==> flow/design.v <==
module pow_5_pipe
(
    input             clock,
    input      [17:0] n,
    output reg [17:0] n_pow_5
);
    reg [17:0] n_1, n_2, n_3;
    reg [17:0] n_pow_2, n_pow_3, n_pow_4;
    always @(posedge clock)
    begin
        n_1 <= n;
        n_2 <= n_1;
        n_3 <= n_2;
        n_pow_2 <= n * n;
        n_pow_3 <= n_pow_2 * n_1;
        n_pow_4 <= n_pow_3 * n_2;
        n_pow_5 <= n_pow_4 * n_3;
    end
endmodule
clock: 3.51 ns
lec_check: 0
abc_area: 1
cap_margin: 20
core_aspect_ratio: 1.44
core_margin: 2
core_utilization: 72
cts_cluster_diameter: 374
cts_cluster_size: 98
slew_margin: 20
tns_end_percent: 5
run.sh (not shown) runs the stock make flow with config.mk's settings and CLKGATE_MAP_FILE=.
The first run completed and failed the layout checks on negative setup slack.
Next try:
==> flow/config.mk (replaced) <==
export PLATFORM = sky130hd
export DESIGN_NAME = pow_5_pipe
export DESIGN_NICKNAME = pow_5_pipe
export VERILOG_FILES = /design/flow/design.v
export SDC_FILE = /design/flow/constraint.sdc
export NUM_CORES = 4
export LEC_CHECK = 0
export CAP_MARGIN = 20
export CORE_MARGIN = 2
export CORE_UTILIZATION = 40
export SLEW_MARGIN = 20
==> flow/constraint.sdc (replaced) <==
create_clock -name core_clock -period 6.4 [get_ports {clock}]
set_input_delay 1.2800 -clock core_clock [delete_from_list [all_inputs] [get_ports {clock}]]
set_output_delay 1.2800 -clock core_clock [all_outputs]
set_load 0.01 [all_outputs]
The changed run produced a clean layout.
Setup slack is better by 1.8 ns.
Sequential share of layout area increases by 1.3 points.
Die area went up by 66%.
Synthesized cell count falls by 22%.
Global-route usage drops by 20 points.
Next try:
--- a/flow/config.mk
+++ b/flow/config.mk
@@ -10,2 +10,5 @@
 export CORE_UTILIZATION = 40
+export CTS_CLUSTER_DIAMETER = 212
+export CTS_CLUSTER_SIZE = 100
 export SLEW_MARGIN = 20
+export TNS_END_PERCENT = 25
What happened: Setup slack stays the same. Sequential share of layout area does not change. Wire length stays the same. Synthesized cell count stays the same. Critical path depth stays the same. Area after synthesis does not change. Utilization does not change. Non-clock buffer count is unchanged.
Next try:
--- a/flow/config.mk
+++ b/flow/config.mk
@@ -9,6 +9,5 @@
 export CORE_MARGIN = 2
-export CORE_UTILIZATION = 40
-export CTS_CLUSTER_DIAMETER = 212
+export CORE_UTILIZATION = 64
+export CTS_CLUSTER_DIAMETER = 306
 export CTS_CLUSTER_SIZE = 100
 export SLEW_MARGIN = 20
-export TNS_END_PERCENT = 25
Effect: The changed run ran to the end with no violations; routed wire length rose by 5.9%; area after synthesis does not change; final area decreases by 0.80%; first-iteration DRC count climbs by 6.8%; critical path depth climbs by 2; sequential share of layout area is about the same.
Next try:
--- a/flow/config.mk
+++ b/flow/config.mk
@@ -8,5 +8,5 @@
 export CAP_MARGIN = 20
-export CORE_MARGIN = 2
-export CORE_UTILIZATION = 64
-export CTS_CLUSTER_DIAMETER = 306
+export CORE_MARGIN = 9
+export CORE_UTILIZATION = 40
+export CTS_CLUSTER_DIAMETER = 264
 export CTS_CLUSTER_SIZE = 100
- register-to-register slack is better by 0.10 ns
- first-iteration DRC count drops by 5.9%
- wire length decreases by 8.5%
- cell area grows by 0.77%
- synthesized area stays the same
- clock-buffer cell count fell by 6
- final cell count climbs by 7.8%
- utilization drops by 26 points
- non-clock buffer count is lower by 17
Next try:
--- a/flow/config.mk
+++ b/flow/config.mk
@@ -8,6 +8,10 @@
 export CAP_MARGIN = 20
-export CORE_MARGIN = 9
+export CELL_PAD_IN_SITES_GLOBAL_PLACEMENT = 3
+export CORE_ASPECT_RATIO = 1.93
+export CORE_MARGIN = 2
 export CORE_UTILIZATION = 40
-export CTS_CLUSTER_DIAMETER = 264
-export CTS_CLUSTER_SIZE = 100
-export SLEW_MARGIN = 20
+export CTS_CLUSTER_SIZE = 94
+export GPL_TIMING_DRIVEN = 0
+export PLACE_DENSITY_LB_ADDON = 0.09
+export SETUP_SLACK_MARGIN = 0.51
+export SLEW_MARGIN = 25
The new run finished with timing, DRC and antenna clean. Wire length rises by 41%. Utilization shrinks by 0.45 points. Register-to-register slack is worse by 0.29 ns. Fmax goes up by 5.0%. Count of clock-buffer cells in the layout decreases by 1. Worst setup slack improved by 0.29 ns. Global-route usage grows by 8.3 points. Synthesized cell count is unchanged.
